== wip/garnet ==
// tlb
module tlb
(
    input  wire                      clk,
    input  wire [               18:0] s0_vppn    ,
    input  wire                       s0_va_bit12,
    input  wire [                9:0] s0_asid    ,
    output wire                       s0_found   ,
    output wire [$clog2(16)-1:0] s0_index   ,  
    output wire [               19:0] s0_ppn     ,
    output wire [                5:0] s0_ps      ,
    output wire [                1:0] s0_plv     ,
    output wire [                1:0] s0_mat     ,
    output wire                       s0_d       ,
    output wire                       s0_v       ,
    input  wire [               18:0] s1_vppn    ,
    input  wire                       s1_va_bit12,
    input  wire [                9:0] s1_asid    ,
    output wire                       s1_found   ,
    output wire [$clog2(16)-1:0] s1_index   ,
    output wire [               19:0] s1_ppn     ,
  ...
Size in the first run: roughly 1400 flip-flops, about 330 I/O pins, roughly 92000 sq um of cells after synthesis.
Settings: LEC_CHECK=0, ABC_AREA=1, CAP_MARGIN=35, CELL_PAD_IN_SITES_DETAIL_PLACEMENT=2, CELL_PAD_IN_SITES_GLOBAL_PLACEMENT=3, CORE_MARGIN=2, CORE_UTILIZATION=19, CTS_CLUSTER_DIAMETER=375, CTS_CLUSTER_SIZE=33, GPL_ROUTABILITY_DRIVEN=0, GPL_TIMING_DRIVEN=0, MAX_ROUTING_LAYER=met4, MIN_ROUTING_LAYER=met2, SLEW_MARGIN=20, TNS_END_PERCENT=30; clock period 10.8 ns.
run.sh (not shown) runs the stock make flow with config.mk's settings and CLKGATE_MAP_FILE=.
wip/garnet: aborted in global routing (5_1_grt) (tool error)
Setup changes, wip/garnet to wip/quartz
# wip/garnet
export LEC_CHECK = 0
export ABC_AREA = 1
export CAP_MARGIN = 35
export CELL_PAD_IN_SITES_DETAIL_PLACEMENT = 2
export CELL_PAD_IN_SITES_GLOBAL_PLACEMENT = 3
export CORE_MARGIN = 2
export CORE_UTILIZATION = 19
export CTS_CLUSTER_DIAMETER = 375
export CTS_CLUSTER_SIZE = 33
export GPL_ROUTABILITY_DRIVEN = 0
export GPL_TIMING_DRIVEN = 0
export MAX_ROUTING_LAYER = met4
export MIN_ROUTING_LAYER = met2
export SLEW_MARGIN = 20
export TNS_END_PERCENT = 30
create_clock -name core_clock -period 10.8 [get_ports {clk}]
# wip/quartz
export LEC_CHECK = 0
export CAP_MARGIN = 5
export CORE_MARGIN = 2
export CORE_UTILIZATION = 70
export SLEW_MARGIN = 20
create_clock -name core_clock -period 6.67 [get_ports {clk}]
wip/quartz: it failed with a tool error in global routing (5_1_grt), so there are no final results.
Comparing wip/garnet and wip/quartz, the lower number of buffers inserted by post-CTS setup repair is on wip/garnet.
The post-synthesis share of cell area spent on full adders, half adders and majority gates on wip/quartz is in line with that on wip/garnet.
Row count down 128 in wip/quartz wrt wip/garnet
Worst setup timing slack at the placement stage down 0.99 ns in wip/quartz wrt wip/garnet
Side by side, area fraction in compound gates turned out lower in wip/quartz than in wip/garnet.
wip/quartz vs wip/garnet: area after synthesis down by a little under 10%
wip/quartz ended up with a higher post-synthesis sequential area ratio than wip/garnet did.
wip/quartz ended with less area of the core than wip/garnet.
[inputs] wip/tundra vs wip/quartz
# wip/quartz
export LEC_CHECK = 0
export CAP_MARGIN = 5
export CORE_MARGIN = 2
export CORE_UTILIZATION = 70
export SLEW_MARGIN = 20
create_clock -name core_clock -period 6.67 [get_ports {clk}]
# wip/tundra
export LEC_CHECK = 0
export CAP_MARGIN = 20
export CORE_MARGIN = 2
export CORE_UTILIZATION = 66
export CTS_CLUSTER_SIZE = 61
export SETUP_SLACK_MARGIN = -0.52
export SLEW_MARGIN = 20
create_clock -name core_clock -period 5.49 [get_ports {clk}]
## What came out
- wip/tundra: all stages done; final checks FAILED (negative setup slack).
- Placed standard-cell area (higher): wip/tundra
- For mean instance size in the synthesized netlist, wip/quartz and wip/tundra come out practically identical.
- Cell count after placement (higher): wip/tundra
- Measured against each other, wip/tundra and wip/quartz differ in worst slack at placement, the lower figure coming from wip/tundra.
- Diff wip/tundra and wip/quartz: height of the die higher in wip/tundra
- Between wip/quartz and wip/tundra, the flow reports chip area increasing by a few percent.
- Number of buffers added for setup after CTS came out lower on wip/tundra than on wip/quartz.
- Of wip/tundra and wip/quartz, the lower cell resize tally after clock tree synthesis belongs to wip/tundra.
The following lists how wip/sierra was set up differently from wip/tundra:
# wip/tundra
export LEC_CHECK = 0
export CAP_MARGIN = 20
export CORE_MARGIN = 2
export CORE_UTILIZATION = 66
export CTS_CLUSTER_SIZE = 61
export SETUP_SLACK_MARGIN = -0.52
export SLEW_MARGIN = 20
create_clock -name core_clock -period 5.49 [get_ports {clk}]
# wip/sierra
export LEC_CHECK = 0
export CAP_MARGIN = 5
export CORE_MARGIN = 2
export CORE_UTILIZATION = 40
export MAX_ROUTING_LAYER = met4
export SETUP_SLACK_MARGIN = 1.31
export SLEW_MARGIN = 10
export TNS_END_PERCENT = 95
create_clock -name core_clock -period 10.0 [get_ports {clk}]
### Flow results
- The flow did not stop early for wip/sierra: all stages ran, and the layout cleared the timing, design-rule and antenna checks.
- Between wip/tundra and wip/sierra, the layout multi-input combinational cell count does not differ in any meaningful way.
- Re net switching power: wip/sierra and wip/tundra aren't equal, and the lower value belongs to wip/sierra.
- Of wip/sierra and wip/tundra, it is wip/sierra that has the higher wire length.
- Count of placed standard cells in the final layout, fillers left out: wip/sierra vs wip/tundra up 586
- Taking wip/sierra over wip/tundra, the leakage power ratio works out to 0.931.
- Diff wip/tundra -> wip/sierra: floorplan core area went up by 84000 sq um; length of routed met3 wiring shrank by about 40%; global-route usage now smaller; via count of the first global-routing pass now sits lower.
Modified inputs, wip/onyx compared to wip/sierra
# wip/sierra
export LEC_CHECK = 0
export CAP_MARGIN = 5
export CORE_MARGIN = 2
export CORE_UTILIZATION = 40
export MAX_ROUTING_LAYER = met4
export SETUP_SLACK_MARGIN = 1.31
export SLEW_MARGIN = 10
export TNS_END_PERCENT = 95
create_clock -name core_clock -period 10.0 [get_ports {clk}]
# wip/onyx
export LEC_CHECK = 0
export CAP_MARGIN = 20
export CORE_MARGIN = 2
export CORE_UTILIZATION = 65
export CTS_CLUSTER_DIAMETER = 238
export MAX_ROUTING_LAYER = met4
export SETUP_SLACK_MARGIN = 0.3
export SLEW_MARGIN = 20
create_clock -name core_clock -period 8.52 [get_ports {clk}]
### Flow results
Clock network fraction of total power: wip/onyx and wip/sierra compared, higher one is wip/sierra
wip/onyx vs. wip/sierra: sequential power +about 17%; utilization +30 points; proportion of cell area occupied by registers +1.1 points; total clock buffers created by CTS -14; estimated wirelength of the detail-placed design -8.1%.
wip/onyx vs wip/sierra on fraction of met1 tracks used by global routing: wip/onyx is the higher one.
Between wip/sierra and wip/onyx, the number of logic gates figures differ only marginally.
[inputs] wip/ember vs wip/onyx
# wip/onyx
export LEC_CHECK = 0
export CAP_MARGIN = 20
export CORE_MARGIN = 2
export CORE_UTILIZATION = 65
export CTS_CLUSTER_DIAMETER = 238
export MAX_ROUTING_LAYER = met4
export SETUP_SLACK_MARGIN = 0.3
export SLEW_MARGIN = 20
create_clock -name core_clock -period 8.52 [get_ports {clk}]
# wip/ember
export LEC_CHECK = 0
export CAP_MARGIN = 10
export CORE_ASPECT_RATIO = 0.92
export CORE_MARGIN = 2
export CORE_UTILIZATION = 72
export CTS_CLUSTER_DIAMETER = 376
export CTS_CLUSTER_SIZE = 15
export SETUP_SLACK_MARGIN = 1.17
export SLEW_MARGIN = 20
create_clock -name core_clock -period 4.55 [get_ports {clk}]
## What came out
Status(wip/ember) = ERROR, stage = global routing (5_1_grt). Comparing wip/ember against wip/onyx, there is no change at all in total standard cell area after synthesis. Number of placed instances, taps included | wip/ember above wip/onyx. Width of the die (lower): wip/ember.
Power and IR drop assume default switching activity.
